[config.mk]
export PLATFORM = sky130hd
export DESIGN_NAME = div_avalon
export DESIGN_NICKNAME = div_avalon
export VERILOG_FILES = /design/flow/design.v
export SDC_FILE = /design/flow/constraint.sdc
export NUM_CORES = 4
export LEC_CHECK = 0
export ABC_AREA = 0
export CAP_MARGIN = 20
export CELL_PAD_IN_SITES_DETAIL_PLACEMENT = 0
export CORE_ASPECT_RATIO = 1.25
export CORE_MARGIN = 2
export CORE_UTILIZATION = 70
export CTS_CLUSTER_SIZE = 21
export GPL_ROUTABILITY_DRIVEN = 1
export HOLD_SLACK_MARGIN = -0.09
export SETUP_SLACK_MARGIN = 0.09
export SLEW_MARGIN = 20
export TNS_END_PERCENT = 50
[constraint.sdc]
create_clock -name core_clock -period 3.06 [get_ports {clk}]
set_input_delay 0.6120 -clock core_clock [delete_from_list [all_inputs] [get_ports {clk}]]
set_output_delay 0.6120 -clock core_clock [all_outputs]
set_load 0.01 [all_outputs]
[design.v]
module div 
	#(
		parameter W=32,
					 CBIT=6		 
	 )
	(
		input wire clk, reset, str_trg,
		input wire [W-1:0] dvsr, dvnd,
		output reg ready, done_trg,
		output wire [W-1:0] quo,rmd
	);
	localparam [1:0]
		idle = 2'b00,
		op = 2'b01,
		last = 2'b10,
		done = 2'b11;
	reg [1:0] state_reg, state_next;
	reg [W-1:0] rh_reg, rh_next, rl_reg, rl_next, rh_tmp, d_reg, d_next;
	reg [CBIT-1:0] n_reg, n_next;
	reg q_bit, start;
	always @ (posedge clk, posedge reset)
		if (reset)
		begin
			state_reg<=idle;
			rh_reg<=0;
			rl_reg<=0;
			d_reg<=0;
			n_reg<=0;
		end
		else
		begin
			state_reg<=state_next;
			rh_reg<=rh_next;
			rl_reg<=rl_next;
			d_reg<=d_next;
			n_reg<=n_next;
		end
		always @*
		begin
			start = str_trg;
			state_next = state_reg;
			ready = 1'b0;
			done_trg = 1'b0;
			rh_next = rh_reg;
			rl_next = rl_reg;
			d_next = d_reg;
			n_next = n_reg;
			case (state_reg)
				idle:
				begin
					ready = 1'b1;
					if (start)
					begin
						rh_next = 0;
						rl_next = dvnd;   
						d_next = dvsr;    
						n_next = W+1;     
						state_next = op;
					end
				end
				op:
				begin
					rl_next  = {rl_reg[W-2:0], q_bit};
					rh_next = {rh_tmp[W-2:0], rl_reg[W-1]};
					n_next = n_reg-1;
					if (n_next==1)
						state_next = last;
				end
				last:  
				begin
					rl_next = {rl_reg[W-2:0], q_bit};
					rh_next = rh_tmp;
					state_next = done;
				end
				done:
				begin
					done_trg = 1'b1;
					state_next = idle;
				end
				default: state_next = idle;
			endcase
		end
		always @*
			if (rh_reg >= d_reg)
			begin
				rh_tmp = rh_reg - d_reg;
				q_bit=1'b1;
			end
			else
			begin
				rh_tmp = rh_reg;
				q_bit = 1'b0;
			end
		assign quo = rl_reg;
		assign rmd = rh_reg;
endmodule
module div_avalon
	#(
		parameter W     = 32,
				  CBIT  = 6		 
	 )
	(
		input wire clk, reset,
		input wire [2:0] div_address,
		input wire div_chipselect,
		input wire div_write,
		input wire [W-1:0] div_writedata,
		output wire [W-1:0] div_readdata,
		output wire div_irq,
		output wire div_rdy
	);
    localparam [2:0]
        SET_DIVIDEND  = 3'h0,
        SET_DIVISOR   = 3'h1,
        START         = 3'h2,
        GET_QUOTIENT  = 3'h3,
        GET_REMAINDER = 3'h4,
        GET_READY     = 3'h5,
        DONE_TRG      = 3'h6;
	wire div_start, div_ready, set_done_trg, clr_done_trg;
	reg [W-1:0] dvnd_reg, dvsr_reg;
	reg done_trg_reg;
	wire [W-1:0] quo, rmd;
	wire wr_en, wr_dvnd, wr_dvsr;
	div #(.W(32), .CBIT(6)) d1
		 ( .clk(clk), .reset(reset), .str_trg(div_start), .dvsr(dvsr_reg), .dvnd(dvnd_reg),   
		   .ready(div_ready), .done_trg(set_done_trg), .quo(quo), .rmd(rmd));         
	always @ (posedge clk, posedge reset)
	begin
		if (reset)
		begin
			dvnd_reg <= 0;
			dvsr_reg <= 0;
			done_trg_reg <= 0;
		end
		else
		begin
			if (wr_dvnd)
				dvnd_reg <= div_writedata;
			if (wr_dvsr)
				dvsr_reg <= div_writedata;
			if (set_done_trg)
				done_trg_reg <= 1'b1;
			else if (clr_done_trg)
				done_trg_reg <= 1'b0;
		end
	end
	assign wr_en = div_write & div_chipselect;
	assign wr_dvnd = (div_address == SET_DIVIDEND) & wr_en;
	assign wr_dvsr = (div_address == SET_DIVISOR) & wr_en;
	assign div_start = (div_address == START) & wr_en;
	assign clr_done_trg = (div_address == DONE_TRG) & wr_en;
	assign div_readdata = (div_address == GET_QUOTIENT) ? quo :
								 (div_address == GET_REMAINDER) ? rmd :
								 (div_address == GET_READY) ? {31'b0, div_ready} : {31'b0, done_trg_reg};
	assign div_rdy = div_ready;
	assign div_irq = done_trg_reg;
endmodule
[run.sh]
#!/bin/bash
# the make line also repeats each setting of config.mk as NAME=value (left out here)
make -C /OpenROAD-flow-scripts/flow DESIGN_CONFIG=/design/flow/config.mk WORK_HOME=/design/flow/orfs CLKGATE_MAP_FILE= finish
==> run_results.csv, run 1 <==
group,metric,value,unit
outcome,status,"failed layout checks",
outcome,failed_checks,"negative setup slack",
critical_path,r2r_slack,-0.15,ns
sta,holdWs,0.425,ns
layout,combGateArea,0.00504,mm2
power_and_ir_drop,internal_power,7.69,mW
cts,holdBufCountCts,0,
synthesis,ys_sh_mux,16.7,%
synthesis,simple_gate_area_share,8.66,%
place,hpwl,18.3,mm
power_and_ir_drop,combPwrFrac,57.4,%
synthesis,ys.warnings.count,2,
power_and_ir_drop,p_seq,3.72,mW
sta,period_needed,3.21,ns
synthesis,post-synth-top-area-cell,"dfrtp_1",
critical_path,crit_buf_inv,2,
critical_path,critPathArrivalTime,3.51,ns
global_routing,grt_max_degree,86,
drt,viasPerCell,6.98,
drt,post-route-drc-count,0,
place,portBuffers,72,
layout,fin_cells,1235,
global_routing,antenna_found_initial,1,
global_routing,grt_pass1_vias,8646,
layout,flop_area,0.00428,mm2
critical_path,cp_slowest_cell,"mux2_2",
cts,clk_pin_slew,0.07,ns
drt,antenna_cells,0,
layout,fin_nets,1125,
synthesis,top_area_share,45.0,%
critical_path,cp_slowest_stage_delay,0.39,ns
power_and_ir_drop,power.group.top,"combinational cells",
drt,drtIter0Drc,1005,
synthesis,postSynthSeqShare,45.3,%
synthesis,ys_sh_aoi,18.1,%
cts,clkSinkCount,171,
power_and_ir_drop,power_clock,2.11,mW
cts,cts_tree,"built",
synthesis,synth_area,0.00945,mm2
critical_path,end_kind,"flip-flop",
power_and_ir_drop,p_seq_share,27.1,%
synthesis,top_cells_by_count,"dfrtp_1, mux2_2, nand2_1",
sta,timing.fmax,0.311,GHz
synthesis,fa_ha_area_share,4.71,%
power_and_ir_drop,p_total,13.7,mW
critical_path,crit_path_start,"d1.rh_reg[0]$_DFFE_PP0P_",
critical_path,r2r_start,"d1.rh_reg[0]$_DFFE_PP0P_",
drt,dr.pass1.iters,6,
critical_path,crit_fanout,8,
critical_path,worstSetupEndpoint,"d1.rh_reg[6]$_DFFE_PP0P_",
die,ios,73,
job,warning_count,31,
global_routing,overflow,0,
critical_path,crit_family,"AND-OR/OR-AND gates",
global_routing,track_usage,40.6,%
synthesis,avgSynthCellArea,10.4,um2
critical_path,critPathKind,"flip-flop to flip-flop",
layout,area_growth,25.8,%
synthesis,yosysCellCount,909,
synthesis,top_logic_kind,"AND-OR/OR-AND gates",
die,die_h,134,um
job,cap_violations,0,
critical_path,worstPathCellList,"inv_1, ha_2, fa_2, nor2b_2, o31a_1, o21ai_2, a211o_1, nand3_2, a311o_1, buf_6, mux2_2, a22oi_2, o21ai_1",
synthesis,synth.ff_latch_count,171,
die,die_w,108,um
sta,fin_crit_sh,105,%
place,placedCellCount,1176,
power_and_ir_drop,clkPwrFrac,15.4,%
layout,fin_area,0.0119,mm2
power_and_ir_drop,switching_share,43.9,%
sta,setup_viol,16,
cts,worst_skew_pair.late_latency,0.44,ns
drt,ant_nets,0,
sta,rsz0062_at_grt,"yes",
synthesis,edf_count,0,
drt,routed_wl,31.3,mm
die,floorplan.core_util,71.4,%
critical_path,worst-path-stages,13,
synthesis,topCellsByArea,"dfrtp_1, mux2_2, mux2i_1",
sta,slew_violations,0,
synthesis,synthCells,909,
power_and_ir_drop,power.switching,6.01,mW
sta,finClkSkew,0.0146,ns
die,core_area,0.0132,mm2
cts,cts_buffer_depth,2,
die,chipArea,0.0145,mm2
synthesis,synthArstFlopShare,100,%
synthesis,xor_share,2.32,%
place,routabilityCongestion,1.01,
critical_path,reg2reg_to,"d1.rh_reg[6]$_DFFE_PP0P_",
sta,fin_ws,-0.154,ns
synthesis,ys_types,65,
global_routing,grt_pass1_wl,44.9,mm
critical_path,crit_required,3.36,ns
synthesis,synth_nets,983,
cts,ctsRootBufferMaster,"clkbuf_16",
power_and_ir_drop,power.density,1150,mW/mm2
critical_path,worstRegToRegCells,13,
critical_path,critPathLaunchType,"flip-flop",
drt,vias,8624,
drt,wl_per_cell,25.4,um
power_and_ir_drop,ir_worst_vdd,671,uV
layout,fillers,536,
sta,hold_violations,0,
synthesis,synth.most_common_cell,"dfrtp_1",
cts,cts_buffers,17,
worst_hold_path,worstHoldPathType,"primary input to async pin",
synthesis,ys_chip_area,0.00945,mm2
cts,htreeDepth,4,
die,rows,47,
power_and_ir_drop,cellLeakagePower,5.79,nW
sta,worst_pin_slew,0.648,ns
power_and_ir_drop,comb-power,7.87,mW
synthesis,ff_type,"dfrtp_1",
sta,maxSlewHeadroom,56.7,%
place,postPlaceCellArea,0.0108,mm2
-- routing by layer --
layer	global-route usage, %	vias up	part of all wire (%)	routed length, um
met3	7.39	214	8.8	2770
li1	-	3607	-	-
met5	0	-	0.042	13
met4	23.0	2	6.7	2100
met2	69.0	641	50	15600
met1	48.0	4160	35	10800
-- what timing repair did --
item,in CTS,in global routing
setup endpoints to repair,51,54
buffers inserted,13,13
pin swaps,9,18
resized,33,63
gates cloned,2,0
-- layout make-up --
class / count / area share, %
clock buffer: 19 / 3.72
tap: 171 / 1.80
timing repair buffer: 172 / 13.6
sequential: 171 / 36.0
inverter: 49 / 1.58
multi-input combinational: 640 / 42.4
clock inverter: 13 / 0.978
-- stage by stage --
step	setup WS [ns]	util [%]	TNS, ns
final	-0.154	89.9	-1.15
after global routing	-0.301	89.9	-2.80
after CTS	0.0466	87.3	0
after detailed placement	-0.0840	81.6	-0.239
after global placement	0.0300	81.6	0
after floorplan	0.116	-	0
==> run 2, diff against run 1 <==
ABC_AREA = 1   (was 0)
CORE_ASPECT_RATIO = 0.89   (was 1.25)
CTS_CLUSTER_DIAMETER = 358   (was default)
HOLD_SLACK_MARGIN = 0.3   (was -0.09)
PLACE_DENSITY_LB_ADDON = 0.15   (was default)
SETUP_SLACK_MARGIN = 0.67   (was 0.09)
clock period = 2.29 ns   (was 3.06 ns; I/O delays follow)
==> run 2 against run 1 <==
Against the previous run: synthesized cell count increased by 64%; die area increased by 10%; synthesized area increased by 10%; the flow now stops in 5_1_grt.
==> run_results.csv, run 2 <==
group,metric,value,unit
synthesis,simple_gate_area_share,28.1,%
place,hpwl,22.8,mm
outcome,haltStage,"5_1_grt",
place,postPlaceCellArea,0.0118,mm2
cts,clkSinkCount,171,
synthesis,synthCells,1492,
die,core_area,0.0147,mm2
synthesis,ff_type,"dfrtp_1",
cts,cts_buffers,17,
synthesis,post-synth-top-area-cell,"dfrtp_1",
cts,holdBufCountCts,0,
synthesis,synth.ff_latch_count,171,
synthesis,top_logic_kind,"simple AND/OR/NAND/NOR gates",
synthesis,topCellsByArea,"dfrtp_1, nand2_1, inv_1",
cts,ctsRootBufferMaster,"clkbuf_16",
synthesis,synth_area,0.0104,mm2
synthesis,ys.warnings.count,2,
synthesis,avgSynthCellArea,6.99,um2
die,floorplan.core_util,70.9,%
die,chipArea,0.0159,mm2
synthesis,top_area_share,40.8,%
synthesis,synth.most_common_cell,"nand2_1",
cts,cts_buffer_depth,2,
synthesis,ys_sh_aoi,13.1,%
place,routabilityCongestion,1.07,
synthesis,yosysCellCount,1492,
die,die_w,133,um
place,placedCellCount,1774,
synthesis,top_cells_by_count,"nand2_1, inv_1, dfrtp_1",
synthesis,edf_count,0,
die,ios,73,
place,dp_worst_setup_slack,-0.456,ns
synthesis,postSynthSeqShare,41.0,%
cts,htreeDepth,4,
synthesis,ys_sh_mux,0.108,%
outcome,status,"aborted with a tool error",
place,portBuffers,72,
outcome,error,"[ERROR DPL-0038] Utilization greater than 100%, impossible to legalize",
synthesis,synthArstFlopShare,100,%
synthesis,fa_ha_area_share,4.27,%
die,rows,42,
synthesis,ys_types,40,
synthesis,xor_share,1.51,%
synthesis,ys_chip_area,0.0104,mm2
die,die_h,119,um
synthesis,synth_nets,1566,
[run 2: timing repair]
| item | 4_1_cts |
|---|---|
| setup buffers | 24 |
| gates cloned | 5 |
| resized | 310 |
| endpoints found under the setup margin | 137 |
| pin swaps | 21 |
[run 2: through the flow]
| step | hold WS [ns] | setup TNS [ns] |
|---|---|---|
| after detailed placement | 0.473 | -20.10 |
| after CTS | 0.300 | -1.22 |
| after global placement | 0.464 | -12.10 |
| after floorplan | 0.352 | -59.48 |
==> run 3, diff against run 2 <==
ABC_AREA = default   (was 1)
CELL_PAD_IN_SITES_DETAIL_PLACEMENT = default   (was 0)
CORE_ASPECT_RATIO = default   (was 0.89)
CORE_UTILIZATION = 66   (was 70)
CTS_CLUSTER_DIAMETER = default   (was 358)
CTS_CLUSTER_SIZE = default   (was 21)
GPL_ROUTABILITY_DRIVEN = default   (was 1)
HOLD_SLACK_MARGIN = default   (was 0.3)
PLACE_DENSITY_LB_ADDON = default   (was 0.15)
SETUP_SLACK_MARGIN = default   (was 0.67)
TNS_END_PERCENT = default   (was 50)
clock period = 3.37 ns   (was 2.29 ns; I/O delays follow)
==> run 3 against run 2 <==
Against the previous run: now clean on timing, DRC and antenna; die area is 3.8% lower; synthesized cell count is 39% lower; synthesized area is 9.4% lower.
==> run_results.csv, run 3 <==
group,metric,value,unit
synthesis,post-synth-top-area-cell,"dfrtp_1",
place,placedCellCount,1160,
global_routing,track_usage,36.6,%
drt,routed_wl,27.4,mm
synthesis,xor_share,2.32,%
synthesis,top_cells_by_count,"dfrtp_1, mux2_2, nand2_1",
synthesis,ys.warnings.count,2,
job,cap_violations,0,
synthesis,top_area_share,45.0,%
sta,maxSlewHeadroom,50.2,%
die,die_w,124,um
power_and_ir_drop,ir_worst_vdd,611,uV
synthesis,top_logic_kind,"AND-OR/OR-AND gates",
layout,fin_nets,1074,
power_and_ir_drop,power.group.top,"combinational cells",
worst_hold_path,holdPathStages,1,
critical_path,cp_slowest_stage_delay,0.68,ns
place,dp_worst_setup_slack,0.0965,ns
critical_path,crit_required,2.70,ns
power_and_ir_drop,clkPwrFrac,19.1,%
synthesis,synth_nets,983,
sta,finClkSkew,0.0122,ns
synthesis,avgSynthCellArea,10.4,um2
sta,rsz0062_at_grt,"no",
cts,cts_buffers,17,
place,postPlaceCellArea,0.0106,mm2
power_and_ir_drop,combPwrFrac,51.2,%
critical_path,crit_fanout,31,
sta,period_needed,3.28,ns
power_and_ir_drop,power_clock,2.17,mW
drt,wl_per_cell,23.0,um
sta,worst_pin_slew,0.747,ns
critical_path,worstSetupEndpoint,"div_readdata[14]",
synthesis,ff_type,"dfrtp_1",
die,floorplan.core_util,67.8,%
synthesis,ys_sh_aoi,18.1,%
global_routing,grt_max_degree,93,
sta,tns,0,ns
synthesis,postSynthSeqShare,45.3,%
power_and_ir_drop,internal_power,6.55,mW
outcome,status,"finished clean",
critical_path,cpMostUsedCell,"clkdlybuf4s50_1",
cts,htreeDepth,4,
drt,ant_nets,0,
die,core_area,0.0139,mm2
sta,slew_violations,0,
global_routing,grt_pass1_wl,42.4,mm
place,portBuffers,72,
power_and_ir_drop,cellLeakagePower,5.24,nW
critical_path,r2r_start,"d1.rh_reg[0]$_DFFE_PP0P_",
synthesis,ys_chip_area,0.00945,mm2
layout,area_growth,19.7,%
critical_path,crit_path_start,"div_address[0]",
job,warning_count,30,
die,die_h,124,um
synthesis,synth.ff_latch_count,171,
drt,drtIter0Drc,811,
critical_path,critPathLaunchType,"primary input",
cts,clk_pin_slew,0.07,ns
cts,ctsRootBufferMaster,"clkbuf_16",
sta,setup_viol,0,
drt,dr.pass1.iters,7,
synthesis,synthCells,909,
layout,fin_area,0.0113,mm2
place,hpwl,17.4,mm
critical_path,worst-path-stages,5,
die,ios,73,
die,chipArea,0.0153,mm2
synthesis,simple_gate_area_share,8.66,%
power_and_ir_drop,p_total,11.3,mW
power_and_ir_drop,power.switching,4.80,mW
synthesis,ys_types,65,
synthesis,fa_ha_area_share,4.71,%
critical_path,reg2reg_to,"d1.rh_reg[31]$_DFFE_PP0P_",
layout,finish.utilization,81.2,%
sta,holdWs,0.506,ns
synthesis,synthArstFlopShare,100,%
drt,viasPerCell,6.70,
cts,cts_tree,"built",
synthesis,ys_sh_mux,16.7,%
critical_path,worstRegToRegCells,12,
place,routabilityCongestion,0.974,
sta,fin_ws,0.0879,ns
power_and_ir_drop,comb-power,5.81,mW
die,rows,43,
cts,cts_buffer_depth,2,
cts,worst_skew_pair.late_latency,0.44,ns
critical_path,critPathArrivalTime,2.61,ns
global_routing,antenna_found_initial,0,
power_and_ir_drop,p_seq,3.36,mW
synthesis,edf_count,0,
worst_hold_path,holdPathEnd,"d1.d_reg[11]$_DFFE_PP0P_",
synthesis,synth_area,0.00945,mm2
critical_path,critPathKind,"primary input to output pin",
critical_path,crit_buf_inv,3,
synthesis,topCellsByArea,"dfrtp_1, mux2_2, mux2i_1",
sta,hold_violations,0,
synthesis,yosysCellCount,909,
critical_path,r2r_slack,0.12,ns
power_and_ir_drop,p_seq_share,29.6,%
sta,fin_crit_sh,97.4,%
critical_path,worstPathCellList,"clkdlybuf4s50_1, and3_1, buf_12, a22o_1, clkdlybuf4s50_1",
drt,antenna_cells,0,
critical_path,cp_slowest_cell,"clkdlybuf4s50_1",
power_and_ir_drop,power.density,1000,mW/mm2
global_routing,grt_pass1_vias,8118,
global_routing,overflow,0,
power_and_ir_drop,switching_share,42.3,%
worst_hold_path,min_from,"d1.d_reg[11]$_DFFE_PP0P_",
synthesis,synth.most_common_cell,"dfrtp_1",
layout,fin_cells,1193,
worst_hold_path,worstHoldPathType,"flip-flop to flip-flop",
drt,post-route-drc-count,0,
cts,clkSinkCount,171,
critical_path,end_kind,"output pin",
cts,holdBufCountCts,0,
sta,timing.fmax,0.305,GHz
drt,vias,7993,
critical_path,crit_family,"buffers and inverters",
[run 3: routing by layer]
metal / global-route usage, % / vias up / share of wire (%)
met5: 0 / - / 0
met4: 16.0 / 0 / 3.7
met3: 8.97 / 113 / 8.3
met2: 60.4 / 460 / 48
met1: 46.0 / 3927 / 40
li1: - / 3493 / -
[run 3: final cells by class]
cell class / instances / area (um2)
Inverter: 49 / 188
Multi-Input combinational cell: 640 / 4810
Clock buffer: 17 / 425
Tap cell: 180 / 225
Fill cell: 781 / 2620
Clock inverter: 15 / 211
Sequential cell: 171 / 4280
Timing Repair Buffer: 121 / 1180
[run 3: what timing repair did]
item	CTS	global route
gates resized	0	9
endpoints found under the setup margin	0	39
setup buffers	0	1
==> run 4, diff against run 3 <==
CELL_PAD_IN_SITES_DETAIL_PLACEMENT = 2   (was default)
CORE_ASPECT_RATIO = 0.56   (was default)
CORE_UTILIZATION = 69   (was 66)
CTS_CLUSTER_SIZE = 67   (was default)
GPL_TIMING_DRIVEN = 0   (was default)
MIN_ROUTING_LAYER = met2   (was default)
PLACE_DENSITY_LB_ADDON = 0.15   (was default)
SETUP_SLACK_MARGIN = 0.26   (was default)
clock period = 3.92 ns   (was 3.37 ns; I/O delays follow)
==> run 4 against run 3 <==
Against the previous run: the run now fails in 3_5_place_dp; synthesized area is the same; synthesized cell count unchanged; die area down 3.9%.
==> run_results.csv, run 4 <==
group,metric,value,unit
synthesis,top_logic_kind,"AND-OR/OR-AND gates",
die,die_h,91.6,um
die,core_area,0.0131,mm2
synthesis,synth.most_common_cell,"dfrtp_1",
synthesis,synthCells,909,
synthesis,synth_area,0.00945,mm2
synthesis,ys_types,65,
synthesis,simple_gate_area_share,8.66,%
synthesis,ys_sh_aoi,18.1,%
synthesis,synth_nets,983,
synthesis,avgSynthCellArea,10.4,um2
die,chipArea,0.0147,mm2
die,die_w,160,um
synthesis,ys.warnings.count,2,
synthesis,top_cells_by_count,"dfrtp_1, mux2_2, nand2_1",
synthesis,ys_sh_mux,16.7,%
synthesis,yosysCellCount,909,
place,routabilityCongestion,0.997,
place,portBuffers,71,
die,ios,73,
die,floorplan.core_util,71.9,%
synthesis,post-synth-top-area-cell,"dfrtp_1",
synthesis,fa_ha_area_share,4.71,%
synthesis,synthArstFlopShare,100,%
outcome,status,"aborted with a tool error",
synthesis,synth.ff_latch_count,171,
synthesis,postSynthSeqShare,45.3,%
synthesis,top_area_share,45.0,%
outcome,haltStage,"3_5_place_dp",
synthesis,ff_type,"dfrtp_1",
outcome,error,"[ERROR DPL-0033] detailed placement checks failed during check placement.",
die,rows,31,
synthesis,edf_count,0,
synthesis,ys_chip_area,0.00945,mm2
synthesis,topCellsByArea,"dfrtp_1, mux2_2, mux2i_1",
synthesis,xor_share,2.32,%
-- run 4: stage by stage --
step | TNS, ns | worst slack, ns
after floorplan | 0 | 0.954
after global placement | -74.79 | -0.395
==> run 5, diff against run 4 <==
ABC_AREA = 1   (was default)
CELL_PAD_IN_SITES_DETAIL_PLACEMENT = 0   (was 2)
CORE_ASPECT_RATIO = 1.25   (was 0.56)
CORE_UTILIZATION = 72   (was 69)
CTS_CLUSTER_DIAMETER = 358   (was default)
CTS_CLUSTER_SIZE = 21   (was 67)
GPL_ROUTABILITY_DRIVEN = 1   (was default)
GPL_TIMING_DRIVEN = default   (was 0)
HOLD_SLACK_MARGIN = -0.09   (was default)
MIN_ROUTING_LAYER = default   (was met2)
SETUP_SLACK_MARGIN = 0.09   (was 0.26)
TNS_END_PERCENT = 50   (was default)
clock period = 2.4 ns   (was 3.92 ns; I/O delays follow)
==> run 5 against run 4 <==
Against the previous run: synthesized area grew 10%; the run fails in 5_1_grt; synthesized cell count grew 64%; die area grew 5.3%.
==> run_results.csv, run 5 <==
group,metric,value,unit
global_routing,overflow,30,
synthesis,ys_types,40,
synthesis,ys_chip_area,0.0104,mm2
outcome,error,"[ERROR GRT-0232] Routing congestion too high. Check the congestion heatmap in the GUI.",
synthesis,edf_count,0,
cts,cts_buffer_depth,2,
cts,ctsRootBufferMaster,"clkbuf_16",
synthesis,yosysCellCount,1492,
place,portBuffers,72,
synthesis,xor_share,1.51,%
synthesis,topCellsByArea,"dfrtp_1, nand2_1, inv_1",
synthesis,synth_area,0.0104,mm2
global_routing,track_usage,79.5,%
synthesis,synth.most_common_cell,"nand2_1",
cts,holdBufCountCts,0,
outcome,status,"aborted with a tool error",
synthesis,ys_sh_aoi,13.1,%
die,chipArea,0.0155,mm2
synthesis,ff_type,"dfrtp_1",
place,hpwl,22.5,mm
synthesis,postSynthSeqShare,41.0,%
synthesis,avgSynthCellArea,6.99,um2
place,routabilityCongestion,0.954,
synthesis,post-synth-top-area-cell,"dfrtp_1",
synthesis,synthCells,1492,
die,die_h,139,um
die,ios,73,
synthesis,simple_gate_area_share,28.1,%
synthesis,top_area_share,40.8,%
synthesis,synthArstFlopShare,100,%
outcome,haltStage,"5_1_grt",
cts,clkSinkCount,171,
synthesis,synth_nets,1566,
synthesis,top_logic_kind,"simple AND/OR/NAND/NOR gates",
synthesis,ys_sh_mux,0.108,%
die,core_area,0.0143,mm2
cts,cts_buffers,17,
place,placedCellCount,1750,
die,floorplan.core_util,73.0,%
cts,htreeDepth,4,
synthesis,synth.ff_latch_count,171,
place,postPlaceCellArea,0.0118,mm2
synthesis,ys.warnings.count,2,
die,rows,49,
synthesis,fa_ha_area_share,4.27,%
synthesis,top_cells_by_count,"nand2_1, inv_1, dfrtp_1",
die,die_w,112,um
run 5: routing by layer:
| layer | overflow | global-route usage, % |
|---|---|---|
| met5 | 0 | 23.8 |
| met3 | 1 | 62.2 |
| met2 | 13 | 94.6 |
| met1 | 0 | 80.8 |
| met4 | 16 | 82.8 |
run 5: timing repair:
action,4_1_cts
pin swaps,30
hold endpoints to repair,0
gates resized,152
setup buffers,12
gates cloned,1
setup endpoints to repair,66
run 5: per-stage QoR:
step | setup TNS, ns | setup WS (ns)
3_5_place_dp | -14.41 | -0.424
4_1_cts | -0.00431 | -0.00431
2_1_floorplan | -44.52 | -0.262
3_3_place_gp | -12.00 | -0.415
==> run 6, diff against run 5 <==
ABC_AREA = default   (was 1)
CELL_PAD_IN_SITES_DETAIL_PLACEMENT = default   (was 0)
CORE_ASPECT_RATIO = default   (was 1.25)
CORE_UTILIZATION = 40   (was 72)
CTS_CLUSTER_DIAMETER = 396   (was 358)
CTS_CLUSTER_SIZE = 98   (was 21)
GPL_ROUTABILITY_DRIVEN = default   (was 1)
HOLD_SLACK_MARGIN = default   (was -0.09)
PLACE_DENSITY_LB_ADDON = default   (was 0.15)
SETUP_SLACK_MARGIN = default   (was 0.09)
TNS_END_PERCENT = 15   (was 50)
clock period = 5.0 ns   (was 2.4 ns; I/O delays follow)
==> run 6 against run 5 <==
Against the previous run: the run now finishes clean; synthesized cell count decreased by 39%; die area rose by 61%; synthesized area down 9.4%.
==> run_results.csv, run 6 <==
group,metric,value,unit
outcome,status,"finished clean",
cts,cts_buffer_depth,2,
power_and_ir_drop,power.switching,2.84,mW
synthesis,xor_share,2.32,%
cts,clkSinkCount,171,
synthesis,synthCells,909,
worst_hold_path,holdPathEnd,"d1.d_reg[8]$_DFFE_PP0P_",
worst_hold_path,worstHoldPathType,"flip-flop to flip-flop",
sta,holdWs,0.498,ns
power_and_ir_drop,power.density,634,mW/mm2
synthesis,top_area_share,45.0,%
drt,wl_per_cell,17.8,um
power_and_ir_drop,combPwrFrac,48.4,%
synthesis,ys_sh_aoi,18.1,%
cts,cts_resized,0,
cts,cts_buffers,17,
sta,worst_pin_slew,0.972,ns
synthesis,ys_chip_area,0.00945,mm2
sta,maxSlewHeadroom,35.0,%
power_and_ir_drop,power.group.top,"combinational cells",
synthesis,simple_gate_area_share,8.66,%
synthesis,ff_type,"dfrtp_1",
critical_path,worstSetupEndpoint,"div_readdata[12]",
sta,setup_viol,0,
global_routing,overflow,0,
place,placedCellCount,1265,
critical_path,critPathLaunchType,"primary input",
critical_path,critPathKind,"primary input to output pin",
sta,finClkSkew,0.0128,ns
synthesis,ys.warnings.count,2,
critical_path,worstPathCellList,"clkdlybuf4s50_1, inv_1, nor3_2, buf_4, a22o_1, clkdlybuf4s50_1",
critical_path,worst-path-stages,6,
critical_path,crit_family,"buffers and inverters",
power_and_ir_drop,p_seq,2.24,mW
sta,slew_violations,0,
synthesis,synth.most_common_cell,"dfrtp_1",
critical_path,r2r_slack,1.18,ns
critical_path,crit_required,4.00,ns
synthesis,ys_sh_mux,16.7,%
critical_path,crit_fanout,31,
synthesis,yosysCellCount,909,
power_and_ir_drop,p_seq_share,31.8,%
layout,fin_nets,1039,
critical_path,crit_path_start,"div_address[2]",
synthesis,topCellsByArea,"dfrtp_1, mux2_2, mux2i_1",
synthesis,synth_area,0.00945,mm2
die,rows,56,
synthesis,post-synth-top-area-cell,"dfrtp_1",
job,cap_violations,0,
sta,rsz0062_at_grt,"no",
layout,finish.utilization,47.6,%
drt,ant_nets,0,
synthesis,synth.ff_latch_count,171,
die,chipArea,0.0249,mm2
critical_path,cp_slowest_cell,"clkdlybuf4s50_1",
cts,holdBufCountCts,0,
sta,period_needed,4.09,ns
global_routing,grt_max_degree,76,
synthesis,top_logic_kind,"AND-OR/OR-AND gates",
synthesis,avgSynthCellArea,10.4,um2
power_and_ir_drop,comb-power,3.41,mW
cts,htreeDepth,4,
die,ios,73,
power_and_ir_drop,internal_power,4.20,mW
drt,routed_wl,23.1,mm
cts,ctsRootBufferMaster,"clkbuf_16",
sta,tns,0,ns
synthesis,synth_nets,983,
global_routing,grt_pass1_vias,7042,
synthesis,synthArstFlopShare,100,%
power_and_ir_drop,clkPwrFrac,19.8,%
critical_path,end_kind,"output pin",
job,warning_count,27,
cts,worst_skew_pair.late_latency,0.43,ns
critical_path,cpMostUsedCell,"clkdlybuf4s50_1",
critical_path,r2r_start,"d1.rh_reg[9]$_DFFE_PP0P_",
cts,clk_pin_slew,0.07,ns
cts,cts_tree,"built",
global_routing,antenna_found_initial,0,
worst_hold_path,min_from,"dvsr_reg[8]$_DFFE_PP0P_",
critical_path,cp_slowest_stage_delay,0.57,ns
synthesis,postSynthSeqShare,45.3,%
drt,post-route-drc-count,0,
synthesis,ys_types,65,
drt,antenna_cells,0,
critical_path,worstRegToRegCells,11,
drt,vias,7102,
synthesis,fa_ha_area_share,4.71,%
die,die_h,158,um
critical_path,crit_buf_inv,4,
power_and_ir_drop,ir_worst_vdd,267,uV
sta,timing.fmax,0.245,GHz
sta,hold_violations,0,
global_routing,grt_pass1_wl,37.7,mm
power_and_ir_drop,cellLeakagePower,5.02,nW
drt,dr.pass1.iters,4,
layout,fin_cells,1296,
layout,area_growth,17.6,%
place,hpwl,15.4,mm
synthesis,edf_count,0,
die,die_w,158,um
worst_hold_path,holdPathStages,1,
place,portBuffers,72,
critical_path,reg2reg_to,"d1.rh_reg[23]$_DFFE_PP0P_",
power_and_ir_drop,switching_share,40.3,%
critical_path,critPathArrivalTime,3.09,ns
place,routabilityCongestion,0.869,
global_routing,track_usage,19.5,%
cts,cts_setup_buffers,0,
die,floorplan.core_util,40.5,%
synthesis,top_cells_by_count,"dfrtp_1, mux2_2, nand2_1",
die,core_area,0.0233,mm2
sta,fin_crit_sh,81.8,%
drt,drtIter0Drc,416,
power_and_ir_drop,power_clock,1.39,mW
drt,viasPerCell,5.48,
-- run 6: through the flow --
step	total power, mW	worst slack [ns]	cell area [um2]
2_1_floorplan	4.83	1.82	9460
3_3_place_gp	5.61	0.995	10500
3_5_place_dp	5.64	0.951	10500
4_1_cts	7.08	0.929	11100
5_1_grt	7.61	0.818	11100
6_report	7.05	0.911	11100
-- run 6: routing by layer --
layer  GRT usage [%]  share of wire [%]  vias to the layer above
met5               0                  0                        -
met4            6.41                1.9                        0
met3            4.05                4.6                       30
met2            31.3                 46                      144
met1            26.5                 47                     3495
li1                -                  -                     3433
-- run 6: final cells by class --
cell class,count,area (um2)
clock inverter,7,140
inverter,49,188
fill,2213,12200
tap,319,399
sequential,171,4280
multi-input combinational,640,4790
clock buffer,24,462
timing repair buffer,86,851
==> run 7, diff against run 6 <==
CAP_MARGIN = 25   (was 20)
CELL_PAD_IN_SITES_DETAIL_PLACEMENT = 2   (was default)
CELL_PAD_IN_SITES_GLOBAL_PLACEMENT = 3   (was default)
CTS_CLUSTER_DIAMETER = 364   (was 396)
CTS_CLUSTER_SIZE = 87   (was 98)
GPL_ROUTABILITY_DRIVEN = 0   (was default)
GPL_TIMING_DRIVEN = 0   (was default)
MAX_ROUTING_LAYER = met4   (was default)
PLACE_DENSITY_LB_ADDON = 0.1   (was default)
SETUP_SLACK_MARGIN = 0.22   (was default)
TNS_END_PERCENT = 55   (was 15)
clock period = 3.96 ns   (was 5.0 ns; I/O delays follow)
==> run 7 against run 6 <==
Against the previous run: critical endpoint unchanged; final area is 2.3% higher; still clean; global-route usage is 6.4 points higher; via count is 6.9% higher; die area stayed put.
==> run_results.csv, run 7 <==
group,metric,value,unit
outcome,status,"finished clean",
sta,fin_crit_sh,92.2,%
drt,post-route-drc-count,0,
synthesis,ys_chip_area,0.00945,mm2
cts,holdBufCountCts,0,
critical_path,end_kind,"output pin",
place,portBuffers,71,
die,chipArea,0.0249,mm2
layout,finish.utilization,48.7,%
synthesis,xor_share,2.32,%
sta,setup_viol,0,
critical_path,cpMostUsedCell,"clkdlybuf4s50_1",
critical_path,worst-path-stages,6,
drt,dr.pass1.iters,5,
power_and_ir_drop,internal_power,5.31,mW
critical_path,critPathLaunchType,"primary input",
synthesis,edf_count,0,
synthesis,simple_gate_area_share,8.66,%
sta,worst_pin_slew,0.983,ns
sta,finClkSkew,0.0117,ns
sta,fin_ws,0.308,ns
worst_hold_path,worstHoldPathType,"flip-flop to flip-flop",
global_routing,track_usage,26.0,%
global_routing,antenna_found_initial,0,
power_and_ir_drop,power.group.top,"combinational cells",
drt,ant_nets,0,
power_and_ir_drop,ir_worst_vdd,264,uV
power_and_ir_drop,combPwrFrac,51.1,%
synthesis,post-synth-top-area-cell,"dfrtp_1",
worst_hold_path,min_from,"d1.state_reg[1]$_DFF_PP0_",
die,floorplan.core_util,40.5,%
cts,cts_setup_buffers,0,
drt,wl_per_cell,22.5,um
power_and_ir_drop,p_total,9.44,mW
synthesis,avgSynthCellArea,10.4,um2
sta,slew_violations,0,
cts,cts_tree,"built",
place,dp_worst_setup_slack,-0.453,ns
synthesis,synth.most_common_cell,"dfrtp_1",
critical_path,critPathArrivalTime,2.86,ns
power_and_ir_drop,power.switching,4.13,mW
critical_path,critPathKind,"primary input to output pin",
critical_path,cp_slowest_stage_delay,0.57,ns
power_and_ir_drop,p_seq,2.84,mW
synthesis,postSynthSeqShare,45.3,%
global_routing,grt_pass1_vias,8403,
sta,timing.fmax,0.274,GHz
place,hpwl,22.0,mm
job,warning_count,29,
drt,drtIter0Drc,360,
sta,maxSlewHeadroom,34.5,%
synthesis,top_area_share,45.0,%
sta,rsz0062_at_grt,"yes",
synthesis,synthCells,909,
critical_path,r2r_start,"d1.rh_reg[18]$_DFFE_PP0P_",
sta,hold_violations,0,
cts,clk_pin_slew,0.07,ns
synthesis,ff_type,"dfrtp_1",
critical_path,crit_buf_inv,4,
critical_path,crit_family,"buffers and inverters",
layout,fin_nets,1080,
cts,cts_buffer_depth,2,
synthesis,yosysCellCount,909,
global_routing,grt_max_degree,32,
critical_path,worstSetupEndpoint,"div_readdata[12]",
synthesis,ys_sh_aoi,18.1,%
die,rows,56,
critical_path,crit_path_start,"div_address[2]",
critical_path,crit_fanout,10,
synthesis,synth.ff_latch_count,171,
critical_path,worstRegToRegCells,11,
cts,worst_skew_pair.late_latency,0.44,ns
sta,holdWs,0.399,ns
critical_path,reg2reg_to,"d1.rh_reg[30]$_DFFE_PP0P_",
die,die_h,158,um
synthesis,ys.warnings.count,2,
critical_path,cp_slowest_cell,"clkdlybuf4s50_1",
power_and_ir_drop,power_clock,1.77,mW
global_routing,grt_pass1_wl,47.8,mm
synthesis,ys_types,65,
layout,fin_area,0.0114,mm2
critical_path,r2r_slack,0.32,ns
drt,viasPerCell,5.68,
cts,htreeDepth,4,
synthesis,top_logic_kind,"AND-OR/OR-AND gates",
critical_path,crit_required,3.17,ns
cts,ctsRootBufferMaster,"clkbuf_16",
cts,clkSinkCount,171,
power_and_ir_drop,clkPwrFrac,18.8,%
die,die_w,158,um
synthesis,synth_area,0.00945,mm2
sta,period_needed,3.65,ns
power_and_ir_drop,p_seq_share,30.1,%
synthesis,synth_nets,983,
power_and_ir_drop,comb-power,4.82,mW
power_and_ir_drop,power.density,830,mW/mm2
worst_hold_path,holdPathStages,0,
synthesis,synthArstFlopShare,100,%
critical_path,worstPathCellList,"clkdlybuf4s50_1, inv_1, nor3_4, clkbuf_4, a22o_1, clkdlybuf4s50_1",
global_routing,overflow,0,
synthesis,topCellsByArea,"dfrtp_1, mux2_2, mux2i_1",
power_and_ir_drop,switching_share,43.7,%
place,postPlaceCellArea,0.0107,mm2
drt,vias,7595,
drt,antenna_cells,0,
job,cap_violations,0,
synthesis,fa_ha_area_share,4.71,%
layout,area_growth,20.3,%
power_and_ir_drop,cellLeakagePower,5.11,nW
worst_hold_path,holdPathEnd,"d1.state_reg[3]$_DFF_PP0_",
die,core_area,0.0233,mm2
die,ios,73,
cts,cts_buffers,17,
drt,routed_wl,30.1,mm
synthesis,top_cells_by_count,"dfrtp_1, mux2_2, nand2_1",
synthesis,ys_sh_mux,16.7,%
## run 7: per-stage QoR
step                TNS, ns  instances
global placement    -125.19       1299
CTS                       0       1336
global route              0       1336
finish                    0       1336
detailed placement   -20.65       1306
floorplan                 0        909
## run 7: metal layers
| layer | part of all wire, % | track usage, % | vias up |
|---|---|---|---|
| met3 | 1.8 | 3.39 | 27 |
| met4 | 1.5 | 6.23 | 0 |
| met1 | 46 | 32.6 | 3955 |
| met5 | 0 | - | - |
| li1 | - | - | 3507 |
| met2 | 51 | 44.6 | 106 |
## run 7: repair_timing
item | 4_1_cts | 5_1_grt
resized | 16 | 9
pin swaps | 0 | 1
setup endpoints to repair | 56 | 58
## run 7: final cells by class
| type | count | area, um2 |
|---|---|---|
| Fill cell | 2446 | 12000 |
| Multi-Input combinational cell | 640 | 4820 |
| Sequential cell | 171 | 4280 |
| Timing Repair Buffer | 78 | 852 |
| Clock buffer | 18 | 429 |
| Tap cell | 319 | 399 |
| Buffer | 49 | 236 |
| Inverter | 49 | 188 |
| Clock inverter | 12 | 165 |
==> run 8, diff against run 7 <==
CAP_MARGIN = 20   (was 25)
CELL_PAD_IN_SITES_DETAIL_PLACEMENT = default   (was 2)
CELL_PAD_IN_SITES_GLOBAL_PLACEMENT = default   (was 3)
CORE_UTILIZATION = 70   (was 40)
CTS_CLUSTER_DIAMETER = 142   (was 364)
CTS_CLUSTER_SIZE = default   (was 87)
GPL_ROUTABILITY_DRIVEN = default   (was 0)
GPL_TIMING_DRIVEN = default   (was 0)
MAX_ROUTING_LAYER = default   (was met4)
PLACE_DENSITY_LB_ADDON = default   (was 0.1)
SETUP_SLACK_MARGIN = default   (was 0.22)
TNS_END_PERCENT = default   (was 55)
clock period = 2.76 ns   (was 3.96 ns; I/O delays follow)
==> run 8 against run 7 <==
Against the previous run: the layout now fails its checks (negative setup slack); via count is 33% higher; final area is 10% higher; first-iteration DRC count went up to 6.8 times the previous value; clock power is 34% higher; critical endpoint is now d1.rh_reg[30]$_DFFE_PP0P_; combinational power is 130% higher; cell count is 3.8% lower; total power is 86% higher; global-route usage is 20 points higher; synthesized cell count stayed put.
==> run_results.csv, run 8 <==
group,metric,value,unit
synthesis,synth.most_common_cell,"dfrtp_1",
synthesis,ys.warnings.count,2,
critical_path,worstRegToRegCells,11,
synthesis,postSynthSeqShare,45.3,%
drt,wl_per_cell,31.2,um
global_routing,grt_pass1_wl,51.3,mm
synthesis,topCellsByArea,"dfrtp_1, mux2_2, mux2i_1",
power_and_ir_drop,p_seq_share,23.7,%
place,routabilityCongestion,1.07,
drt,routed_wl,40.1,mm
sta,fin_crit_sh,124,%
drt,drt-met1-wl,12.4,mm
power_and_ir_drop,power_clock,2.38,mW
synthesis,avgSynthCellArea,10.4,um2
worst_hold_path,worstHoldPathType,"flip-flop to flip-flop",
die,chipArea,0.0144,mm2
critical_path,critPathLaunchType,"flip-flop",
power_and_ir_drop,power.density,1400,mW/mm2
cts,clkSinkCount,171,
synthesis,simple_gate_area_share,8.66,%
synthesis,edf_count,0,
die,die_h,120,um
synthesis,synthCells,909,
die,ios,73,
power_and_ir_drop,power.switching,8.35,mW
critical_path,worstSetupEndpoint,"d1.rh_reg[30]$_DFFE_PP0P_",
sta,holdWs,0.511,ns
worst_hold_path,holdPathStages,1,
critical_path,crit_fanout,6,
layout,fin_area,0.0126,mm2
critical_path,cp_slowest_cell,"or3_4",
power_and_ir_drop,switching_share,47.5,%
critical_path,crit_path_start,"d1.d_reg[15]$_DFFE_PP0P_",
sta,finClkSkew,0.0135,ns
critical_path,reg2reg_to,"d1.rh_reg[30]$_DFFE_PP0P_",
cts,ctsRootBufferMaster,"clkbuf_16",
cts,cts_tree,"built",
sta,worst_pin_slew,0.577,ns
cts,cts_buffers,17,
synthesis,synth.ff_latch_count,171,
global_routing,antenna_found_initial,1,
drt,ant_nets,0,
job,cap_violations,0,
synthesis,synth_area,0.00945,mm2
synthesis,ff_type,"dfrtp_1",
synthesis,top_area_share,45.0,%
drt,post-route-drc-count,0,
worst_hold_path,holdPathEnd,"d1.d_reg[25]$_DFFE_PP0P_",
layout,fin_cells,1285,
critical_path,critPathArrivalTime,3.74,ns
power_and_ir_drop,internal_power,9.24,mW
layout,fin_nets,1169,
critical_path,cpMostUsedCell,"nand2_1",
worst_hold_path,min_from,"dvsr_reg[25]$_DFFE_PP0P_",
place,portBuffers,72,
cts,worst_skew_pair.late_latency,0.45,ns
critical_path,critPathKind,"flip-flop to flip-flop",
power_and_ir_drop,combPwrFrac,62.7,%
drt,top_layer,"met4",
drt,met3_length,5.82,mm
die,die_w,120,um
die,core_area,0.0132,mm2
critical_path,crit_family,"AND-OR/OR-AND gates",
die,floorplan.core_util,71.7,%
synthesis,post-synth-top-area-cell,"dfrtp_1",
synthesis,fa_ha_area_share,4.71,%
synthesis,ys_chip_area,0.00945,mm2
job,warning_count,32,
power_and_ir_drop,cellLeakagePower,5.91,nW
outcome,failed_checks,"negative setup slack",
drt,viasPerCell,7.85,
sta,setup_viol,34,
cts,clk_pin_slew,0.07,ns
drt,route.met2.wl,17.0,mm
sta,fin_ws,-0.662,ns
global_routing,track_usage,46.4,%
critical_path,worst-path-stages,11,
synthesis,ys_types,65,
global_routing,grt_pass1_vias,9674,
critical_path,crit_required,3.08,ns
sta,rsz0062_at_grt,"yes",
critical_path,cp_slowest_stage_delay,0.50,ns
sta,slew_violations,0,
cts,cts_buffer_depth,2,
sta,maxSlewHeadroom,61.2,%
outcome,status,"failed layout checks",
power_and_ir_drop,clkPwrFrac,13.5,%
place,hpwl,17.6,mm
drt,drtIter0Drc,2450,
sta,period_needed,3.42,ns
synthesis,synth_nets,983,
die,rows,42,
drt,dr.pass1.iters,28,
drt,vias,10100,
power_and_ir_drop,power.group.top,"combinational cells",
cts,htreeDepth,4,
place,postPlaceCellArea,0.0112,mm2
critical_path,r2r_start,"d1.d_reg[15]$_DFFE_PP0P_",
place,placedCellCount,1229,
power_and_ir_drop,comb-power,11.0,mW
layout,area_growth,32.9,%
power_and_ir_drop,p_seq,4.18,mW
global_routing,grt_max_degree,95,
sta,hold_violations,0,
critical_path,r2r_slack,-0.66,ns
critical_path,crit_buf_inv,2,
synthesis,xor_share,2.32,%
synthesis,ys_sh_aoi,18.1,%
synthesis,top_logic_kind,"AND-OR/OR-AND gates",
place,dp_worst_setup_slack,-0.272,ns
sta,timing.fmax,0.292,GHz
power_and_ir_drop,ir_worst_vdd,790,uV
synthesis,ys_sh_mux,16.7,%
synthesis,top_cells_by_count,"dfrtp_1, mux2_2, nand2_1",
synthesis,synthArstFlopShare,100,%
synthesis,yosysCellCount,909,
global_routing,overflow,0,
critical_path,end_kind,"flip-flop",
critical_path,worstPathCellList,"inv_1, ha_1, nand2_1, or3_4, o41a_1, nand3_2, a311oi_4, a21o_1, buf_6, a222oi_1, nand2_1",
run 8: repair_timing:
item,4_1_cts,5_1_grt
cloned,3,1
hold buffers,0,0
gates resized,112,54
pin swaps,26,32
setup buffers,11,10
setup endpoints to repair,63,34
hold endpoints to repair,0,0
run 8: metal layers:
layer  global-route usage [%]  up-vias
met2                     75.0     1225
met5                        0        -
met3                     10.5      542
li1                         -     3685
met4                     32.8        0
met1                     55.0     4634
run 8: area by class of cell:
cell class,instances,area (um2)
diodes,1,2.50
clock buffers,20,447
clock inverters,12,116
fillers,344,632
inverters,49,188
multi-input cells,640,5330
flip-flops and latches,171,4280
well taps,176,220
repair buffers,216,1980
run 8: metrics by stage:
stage / TNS, ns / util, % / power [mW]
after global routing: -15.87 / 95.2 / 17.9
after CTS: -0.997 / 93.0 / 14.9
after floorplan: -0.0651 / - / 8.83
after detailed placement: -7.86 / 85.1 / 11.6
final: -16.23 / 95.2 / 17.6
after global placement: -4.96 / 85.1 / 11.2
==> run 9, diff against run 8 <==
CAP_MARGIN = 40   (was 20)
CELL_PAD_IN_SITES_DETAIL_PLACEMENT = 2   (was default)
CELL_PAD_IN_SITES_GLOBAL_PLACEMENT = 3   (was default)
CORE_UTILIZATION = 40   (was 70)
CTS_CLUSTER_DIAMETER = 259   (was 142)
CTS_CLUSTER_SIZE = 12   (was default)
GPL_ROUTABILITY_DRIVEN = 0   (was default)
GPL_TIMING_DRIVEN = 0   (was default)
MAX_ROUTING_LAYER = met5   (was default)
PLACE_DENSITY_LB_ADDON = 0.1   (was default)
SLEW_MARGIN = 25   (was 20)
TNS_END_PERCENT = 55   (was default)
clock period = 5.5 ns   (was 2.76 ns; I/O delays follow)
==> run 9 against run 8 <==
Against the previous run: the run now finishes clean; register-to-register slack gained 2.4 ns; first-iteration DRC count shrank 84%; cell count grew 4.6%; largest cell class unchanged; largest power group unchanged.
==> run_results.csv, run 9 <==
group,metric,value,unit
power_and_ir_drop,combPwrFrac,51.9,%
synthesis,topCellsByArea,"dfrtp_1, mux2_2, mux2i_1",
critical_path,critPathLaunchType,"primary input",
cts,htreeDepth,4,
critical_path,worstRegToRegCells,14,
worst_hold_path,holdPathEnd,"d1.state_reg[3]$_DFF_PP0_",
critical_path,r2r_slack,1.77,ns
synthesis,ff_type,"dfrtp_1",
synthesis,synth_area,0.00945,mm2
critical_path,worstPathCellList,"clkdlybuf4s50_1, inv_1, nor3_1, clkbuf_1, a22o_1, clkdlybuf4s50_1",
layout,fin_nets,1086,
critical_path,cp_slowest_cell,"nor3_1",
die,floorplan.core_util,40.5,%
drt,post-route-drc-count,0,
drt,wl_per_cell,22.5,um
drt,vias,7650,
synthesis,top_logic_kind,"AND-OR/OR-AND gates",
drt,dr.pass1.iters,4,
critical_path,crit_fanout,10,
synthesis,fa_ha_area_share,4.71,%
power_and_ir_drop,cellLeakagePower,5.10,nW
cts,cts_buffer_depth,2,
sta,rsz0062_at_grt,"no",
worst_hold_path,min_from,"d1.state_reg[1]$_DFF_PP0_",
place,hpwl,22.1,mm
critical_path,cpMostUsedCell,"clkdlybuf4s50_1",
global_routing,antenna_found_initial,0,
die,rows,56,
synthesis,synth.most_common_cell,"dfrtp_1",
drt,viasPerCell,5.69,
synthesis,ys_sh_aoi,18.1,%
power_and_ir_drop,comb-power,3.46,mW
cts,cts_tree,"built",
cts,ctsRootBufferMaster,"clkbuf_16",
synthesis,yosysCellCount,909,
sta,finClkSkew,0.0168,ns
synthesis,postSynthSeqShare,45.3,%
critical_path,critPathKind,"primary input to output pin",
critical_path,worst-path-stages,6,
synthesis,top_area_share,45.0,%
sta,worst_pin_slew,0.834,ns
synthesis,ys_types,65,
place,dp_worst_setup_slack,0.586,ns
die,core_area,0.0233,mm2
job,cap_violations,0,
die,die_h,158,um
place,portBuffers,71,
outcome,status,"finished clean",
critical_path,end_kind,"output pin",
power_and_ir_drop,ir_worst_vdd,219,uV
die,die_w,158,um
global_routing,overflow,0,
cts,clkSinkCount,171,
critical_path,crit_buf_inv,4,
drt,antenna_cells,0,
global_routing,track_usage,25.1,%
sta,fin_ws,0.605,ns
sta,maxSlewHeadroom,44.4,%
critical_path,crit_family,"buffers and inverters",
synthesis,edf_count,0,
synthesis,simple_gate_area_share,8.66,%
power_and_ir_drop,power_clock,1.16,mW
synthesis,avgSynthCellArea,10.4,um2
power_and_ir_drop,p_seq_share,30.6,%
cts,cts_resized,0,
layout,fin_area,0.0113,mm2
sta,holdWs,0.401,ns
synthesis,synth.ff_latch_count,171,
sta,period_needed,4.89,ns
die,ios,73,
critical_path,cp_slowest_stage_delay,0.61,ns
critical_path,worstSetupEndpoint,"div_readdata[7]",
power_and_ir_drop,power.density,590,mW/mm2
drt,drtIter0Drc,394,
critical_path,crit_required,4.40,ns
synthesis,synth_nets,983,
drt,ant_nets,0,
worst_hold_path,holdPathStages,0,
sta,hold_violations,0,
critical_path,r2r_start,"d1.rh_reg[0]$_DFFE_PP0P_",
synthesis,post-synth-top-area-cell,"dfrtp_1",
worst_hold_path,worstHoldPathType,"flip-flop to flip-flop",
synthesis,synthArstFlopShare,100,%
sta,timing.fmax,0.204,GHz
synthesis,xor_share,2.32,%
sta,slew_violations,0,
power_and_ir_drop,power.group.top,"combinational cells",
sta,tns,0,ns
critical_path,critPathArrivalTime,3.79,ns
drt,routed_wl,30.2,mm
power_and_ir_drop,power.switching,2.97,mW
place,postPlaceCellArea,0.0107,mm2
sta,fin_crit_sh,89.0,%
cts,holdBufCountCts,0,
job,warning_count,27,
cts,worst_skew_pair.late_latency,0.44,ns
sta,setup_viol,0,
layout,area_growth,19.7,%
cts,cts_buffers,17,
synthesis,synthCells,909,
global_routing,grt_max_degree,32,
global_routing,grt_pass1_vias,8430,
synthesis,ys_sh_mux,16.7,%
cts,clk_pin_slew,0.07,ns
power_and_ir_drop,switching_share,44.6,%
cts,cts_setup_buffers,0,
critical_path,reg2reg_to,"d1.rh_reg[30]$_DFFE_PP0P_",
synthesis,ys.warnings.count,2,
power_and_ir_drop,clkPwrFrac,17.4,%
synthesis,ys_chip_area,0.00945,mm2
power_and_ir_drop,p_seq,2.04,mW
critical_path,crit_path_start,"div_address[2]",
global_routing,grt_pass1_wl,47.7,mm
power_and_ir_drop,internal_power,3.70,mW
synthesis,top_cells_by_count,"dfrtp_1, mux2_2, nand2_1",
die,chipArea,0.0249,mm2
## run 9: routing by layer
layer | GRT usage, % | routed length, um | vias to the layer above
met4 | 7.79 | 565 | 0
met1 | 32.7 | 13900 | 4009
met2 | 43.7 | 15200 | 102
met3 | 2.76 | 618 | 31
li1 | - | - | 3508
met5 | 0 | 0 | -
## run 9: through the flow
step	utilization [%]	std cells	power (mW)
after floorplan	-	909	4.39
after global placement	45.3	1299	5.29
after detailed placement	46.0	1309	5.42
after CTS	48.3	1341	6.69
after global routing	48.5	1344	7.15
final	48.5	1344	6.67
## run 9: layout make-up
class                           count  area [um2]
Clock buffer                       20         437
Fill cell                        2432       12000
Timing Repair Buffer               84         905
Multi-Input combinational cell    640        4780
Tap cell                          319         399
Inverter                           49         188
Clock inverter                     12         109
Sequential cell                   171        4280
Buffer                             49         213
==> run 10, diff against run 9 <==
ABC_AREA = 1   (was default)
CAP_MARGIN = 20   (was 40)
CELL_PAD_IN_SITES_DETAIL_PLACEMENT = default   (was 2)
CELL_PAD_IN_SITES_GLOBAL_PLACEMENT = default   (was 3)
CORE_UTILIZATION = 72   (was 40)
CTS_CLUSTER_DIAMETER = 225   (was 259)
CTS_CLUSTER_SIZE = default   (was 12)
GPL_ROUTABILITY_DRIVEN = default   (was 0)
GPL_TIMING_DRIVEN = default   (was 0)
MAX_ROUTING_LAYER = default   (was met5)
PLACE_DENSITY_LB_ADDON = default   (was 0.1)
SLEW_MARGIN = 20   (was 25)
TNS_END_PERCENT = default   (was 55)
clock period = 3.35 ns   (was 5.5 ns; I/O delays follow)
==> run 10 against run 9 <==
Against the previous run: worst hold slack better by 0.10 ns; critical path depth is the same; synthesized cell count grew 64%; setup slack lost 0.62 ns; first-iteration DRC count rose to 6.1 times the previous value; routed wire length up 26%; cell count rose by 29%; the layout now fails its checks (negative setup slack); via count grew 52%; die area decreased by 38%; sequential share of layout area fell by 2.2 points; largest power group unchanged.
==> run_results.csv, run 10 <==
group,metric,value,unit
power_and_ir_drop,power.switching,7.25,mW
synthesis,xor_share,1.51,%
place,placedCellCount,1704,
critical_path,r2r_slack,0.22,ns
drt,ant_nets,0,
global_routing,grt_pass1_vias,11200,
synthesis,ys_types,40,
sta,hold_violations,0,
critical_path,worst-path-stages,6,
layout,area_growth,15.2,%
power_and_ir_drop,comb-power,8.53,mW
sta,fin_ws,-0.0121,ns
layout,fin_nets,1617,
synthesis,post-synth-top-area-cell,"dfrtp_1",
layout,fin_cells,1734,
place,dp_worst_setup_slack,0.0314,ns
sta,setup_viol,1,
cts,ctsRootBufferMaster,"clkbuf_16",
cts,cts_buffer_depth,2,
die,chipArea,0.0155,mm2
cts,holdBufCountCts,0,
drt,drtIter0Drc,2397,
job,warning_count,31,
synthesis,ff_type,"dfrtp_1",
sta,worst_pin_slew,0.725,ns
drt,antenna_cells,0,
drt,routed_wl,38.0,mm
worst_hold_path,holdPathEnd,"dvsr_reg[3]$_DFFE_PP0P_",
power_and_ir_drop,power_clock,2.20,mW
power_and_ir_drop,clkPwrFrac,15.8,%
critical_path,crit_fanout,17,
drt,wl_per_cell,21.9,um
synthesis,edf_count,0,
synthesis,synth_area,0.0104,mm2
worst_hold_path,holdPathStages,2,
synthesis,ys_sh_aoi,13.1,%
layout,fin_area,0.0120,mm2
global_routing,overflow,0,
place,postPlaceCellArea,0.0114,mm2
synthesis,ys.warnings.count,2,
cts,clkSinkCount,171,
sta,rsz0062_at_grt,"no",
global_routing,antenna_found_initial,0,
place,portBuffers,72,
power_and_ir_drop,cellLeakagePower,6.37,nW
power_and_ir_drop,ir_worst_vdd,594,uV
die,die_w,124,um
sta,finClkSkew,0.0153,ns
critical_path,end_kind,"output pin",
critical_path,crit_required,2.68,ns
power_and_ir_drop,switching_share,52.1,%
synthesis,ys_sh_mux,0.108,%
synthesis,top_logic_kind,"simple AND/OR/NAND/NOR gates",
cts,htreeDepth,4,
critical_path,worstSetupEndpoint,"div_readdata[16]",
sta,tns,-0.0121,ns
power_and_ir_drop,p_seq_share,22.9,%
power_and_ir_drop,internal_power,6.67,mW
place,hpwl,22.7,mm
synthesis,top_area_share,40.8,%
power_and_ir_drop,power.density,1160,mW/mm2
synthesis,postSynthSeqShare,41.0,%
sta,fin_crit_sh,100,%
synthesis,yosysCellCount,1492,
global_routing,grt_pass1_wl,60.5,mm
synthesis,fa_ha_area_share,4.27,%
synthesis,topCellsByArea,"dfrtp_1, nand2_1, inv_1",
critical_path,critPathKind,"primary input to output pin",
synthesis,synth.most_common_cell,"nand2_1",
sta,period_needed,3.36,ns
drt,vias,11600,
global_routing,grt_max_degree,65,
critical_path,cpMostUsedCell,"clkdlybuf4s50_1",
sta,maxSlewHeadroom,51.6,%
die,die_h,124,um
synthesis,synth.ff_latch_count,171,
synthesis,synth_nets,1566,
synthesis,synthArstFlopShare,100,%
critical_path,cp_slowest_cell,"clkdlybuf4s50_1",
cts,cts_tree,"built",
sta,timing.fmax,0.297,GHz
power_and_ir_drop,power.group.top,"combinational cells",
die,ios,73,
die,rows,43,
power_and_ir_drop,p_seq,3.19,mW
critical_path,crit_path_start,"div_address[1]",
critical_path,reg2reg_to,"d1.rl_reg[0]$_DFFE_PP0P_",
global_routing,track_usage,49.7,%
synthesis,top_cells_by_count,"nand2_1, inv_1, dfrtp_1",
synthesis,simple_gate_area_share,28.1,%
cts,worst_skew_pair.late_latency,0.45,ns
die,floorplan.core_util,74.6,%
drt,viasPerCell,6.70,
critical_path,r2r_start,"d1.rh_reg[0]$_DFFE_PP0P_",
outcome,failed_checks,"negative setup slack",
cts,cts_buffers,17,
critical_path,worstPathCellList,"clkdlybuf4s50_1, nor2_2, nand2_2, buf_4, o22ai_1, clkdlybuf4s50_1",
critical_path,worstRegToRegCells,15,
critical_path,cp_slowest_stage_delay,0.60,ns
drt,post-route-drc-count,0,
critical_path,crit_buf_inv,3,
critical_path,critPathArrivalTime,2.69,ns
outcome,status,"failed layout checks",
synthesis,synthCells,1492,
critical_path,critPathLaunchType,"primary input",
power_and_ir_drop,combPwrFrac,61.3,%
synthesis,avgSynthCellArea,6.99,um2
job,cap_violations,0,
worst_hold_path,min_from,"dvsr_reg[3]$_DFFE_PP0P_",
cts,clk_pin_slew,0.07,ns
sta,slew_violations,0,
drt,dr.pass1.iters,7,
critical_path,crit_family,"buffers and inverters",
synthesis,ys_chip_area,0.0104,mm2
worst_hold_path,worstHoldPathType,"flip-flop to flip-flop",
place,routabilityCongestion,0.989,
layout,finish.utilization,85.9,%
die,core_area,0.0140,mm2
-- run 10: repair_timing --
action                                  in CTS  in global routing
setup buffers                                0                  0
endpoints found under the setup margin      10                  4
gates resized                                4                  1
-- run 10: per-layer routing --
layer	part of all wire (%)	routed length, um	vias up	global-route usage [%]
met5	0	0	-	0
met4	7.2	2750	0	26.0
met3	15	5790	364	16.3
met2	43	16500	1244	76.3
met1	34	13000	5174	62.9
li1	-	-	4832	-
-- run 10: final cells by class --
cell class,instances,area [um2]
sequential,171,4280
fill,697,1970
clock buffer,19,453
tap,180,225
clock inverter,11,183
timing repair buffer,93,968
inverter,260,980
multi-input combinational,1000,4930
-- run 10: per-stage QoR --
step / hold slack (ns) / total power [mW]
after floorplan: 0.352 / 8.84
after global placement: 0.463 / 10.5
after detailed placement: 0.470 / 10.8
after CTS: 0.502 / 13.5
after global routing: 0.527 / 14.8
final: 0.505 / 13.9
==> run 11, diff against run 10 <==
ABC_AREA = default   (was 1)
CORE_UTILIZATION = 12   (was 72)
CTS_CLUSTER_DIAMETER = default   (was 225)
clock period = 7.01 ns   (was 3.35 ns; I/O delays follow)
==> run 11 against run 10 <==
Against the previous run: now clean on timing, DRC and antenna; die area increased to 5.2 times the previous value; non-clock buffer count decreased by 9; routed wire length down 19%; critical path type unchanged; largest cell class unchanged.
==> run_results.csv, run 11 <==
group,metric,value,unit
synthesis,synth.most_common_cell,"dfrtp_1",
power_and_ir_drop,comb-power,2.47,mW
sta,slew_violations,0,
synthesis,synth_nets,983,
cts,clkSinkCount,171,
die,die_w,285,um
place,routabilityCongestion,0.811,
power_and_ir_drop,switching_share,43.5,%
power_and_ir_drop,cellLeakagePower,5.03,nW
sta,worst_pin_slew,0.987,ns
power_and_ir_drop,power_clock,1.02,mW
die,die_h,285,um
drt,dr.pass1.iters,4,
synthesis,top_cells_by_count,"dfrtp_1, mux2_2, nand2_1",
sta,finClkSkew,0.0201,ns
layout,area_growth,27.2,%
sta,setup_viol,0,
critical_path,end_kind,"output pin",
die,floorplan.core_util,12.2,%
cts,worst_skew_pair.late_latency,0.48,ns
critical_path,crit_family,"buffers and inverters",
critical_path,cp_slowest_stage_delay,0.64,ns
power_and_ir_drop,p_total,5.15,mW
synthesis,ys_chip_area,0.00945,mm2
critical_path,worst-path-stages,5,
critical_path,crit_buf_inv,3,
drt,drtIter0Drc,338,
critical_path,cpMostUsedCell,"clkdlybuf4s50_1",
synthesis,top_area_share,45.0,%
place,postPlaceCellArea,0.0114,mm2
die,chipArea,0.0810,mm2
layout,fin_area,0.0120,mm2
worst_hold_path,holdPathEnd,"d1.d_reg[22]$_DFFE_PP0P_",
sta,rsz0062_at_grt,"no",
worst_hold_path,min_from,"dvsr_reg[22]$_DFFE_PP0P_",
die,rows,102,
synthesis,synthArstFlopShare,100,%
critical_path,worstRegToRegCells,10,
drt,viasPerCell,3.55,
global_routing,overflow,0,
drt,routed_wl,30.7,mm
synthesis,ys_types,65,
cts,cts_setup_buffers,0,
synthesis,synth.ff_latch_count,171,
synthesis,ys_sh_mux,16.7,%
place,hpwl,22.6,mm
critical_path,crit_path_start,"div_address[1]",
critical_path,crit_fanout,13,
critical_path,critPathArrivalTime,3.68,ns
power_and_ir_drop,internal_power,2.91,mW
die,core_area,0.0777,mm2
die,ios,73,
synthesis,ys.warnings.count,2,
sta,tns,0,ns
layout,finish.utilization,15.5,%
synthesis,ff_type,"dfrtp_1",
power_and_ir_drop,power.switching,2.24,mW
power_and_ir_drop,combPwrFrac,47.9,%
global_routing,grt_pass1_vias,7163,
worst_hold_path,holdPathStages,1,
critical_path,critPathLaunchType,"primary input",
place,dp_worst_setup_slack,1.48,ns
synthesis,ys_sh_aoi,18.1,%
synthesis,edf_count,0,
synthesis,yosysCellCount,909,
power_and_ir_drop,p_seq,1.66,mW
drt,wl_per_cell,15.2,um
cts,cts_buffers,17,
job,warning_count,27,
power_and_ir_drop,p_seq_share,32.3,%
outcome,status,"finished clean",
drt,vias,7154,
cts,holdBufCountCts,0,
sta,fin_ws,1.92,ns
drt,post-route-drc-count,0,
synthesis,xor_share,2.32,%
cts,clk_pin_slew,0.08,ns
synthesis,fa_ha_area_share,4.71,%
synthesis,postSynthSeqShare,45.3,%
critical_path,reg2reg_to,"d1.rh_reg[30]$_DFFE_PP0P_",
power_and_ir_drop,clkPwrFrac,19.8,%
job,cap_violations,0,
cts,cts_buffer_depth,2,
cts,cts_resized,0,
synthesis,synthCells,909,
synthesis,top_logic_kind,"AND-OR/OR-AND gates",
power_and_ir_drop,ir_worst_vdd,270,uV
synthesis,post-synth-top-area-cell,"dfrtp_1",
sta,timing.fmax,0.197,GHz
place,placedCellCount,1984,
global_routing,grt_pass1_wl,45.9,mm
sta,holdWs,0.497,ns
sta,period_needed,5.09,ns
power_and_ir_drop,power.density,428,mW/mm2
critical_path,critPathKind,"primary input to output pin",
synthesis,synth_area,0.00945,mm2
critical_path,r2r_start,"d1.rh_reg[17]$_DFFE_PP0P_",
worst_hold_path,worstHoldPathType,"flip-flop to flip-flop",
cts,htreeDepth,4,
sta,maxSlewHeadroom,34.0,%
critical_path,crit_required,5.61,ns
place,portBuffers,72,
power_and_ir_drop,power.group.top,"combinational cells",
global_routing,antenna_found_initial,2,
layout,fin_cells,2017,
critical_path,cp_slowest_cell,"clkdlybuf4s50_1",
cts,ctsRootBufferMaster,"clkbuf_16",
critical_path,worstSetupEndpoint,"div_readdata[11]",
sta,hold_violations,0,
drt,ant_nets,0,
sta,fin_crit_sh,72.6,%
global_routing,grt_max_degree,65,
critical_path,worstPathCellList,"clkdlybuf4s50_1, and3_2, buf_4, a22o_1, clkdlybuf4s50_1",
global_routing,track_usage,7.69,%
layout,fin_nets,1037,
synthesis,avgSynthCellArea,10.4,um2
cts,cts_tree,"built",
critical_path,r2r_slack,3.14,ns
synthesis,topCellsByArea,"dfrtp_1, mux2_2, mux2i_1",
synthesis,simple_gate_area_share,8.66,%
## run 11: layout make-up
class	count	area (um2)
inverter	49	189
multi-input combinational	640	4800
clock inverter	15	213
clock buffer	17	425
tap	1040	1300
sequential	171	4280
fill	8668	65700
antenna	1	2.50
timing repair buffer	84	811
## run 11: metal layers
layer  global-route usage (%)  wire, um  up-vias
li1                         -         -     3424
met1                     10.4     14400     3567
met2                     12.0     14100      138
met3                     1.67      1690       25
met4                     2.82       487        0
met5                        0         0        -
Power is estimated from default activity; no workload was simulated.
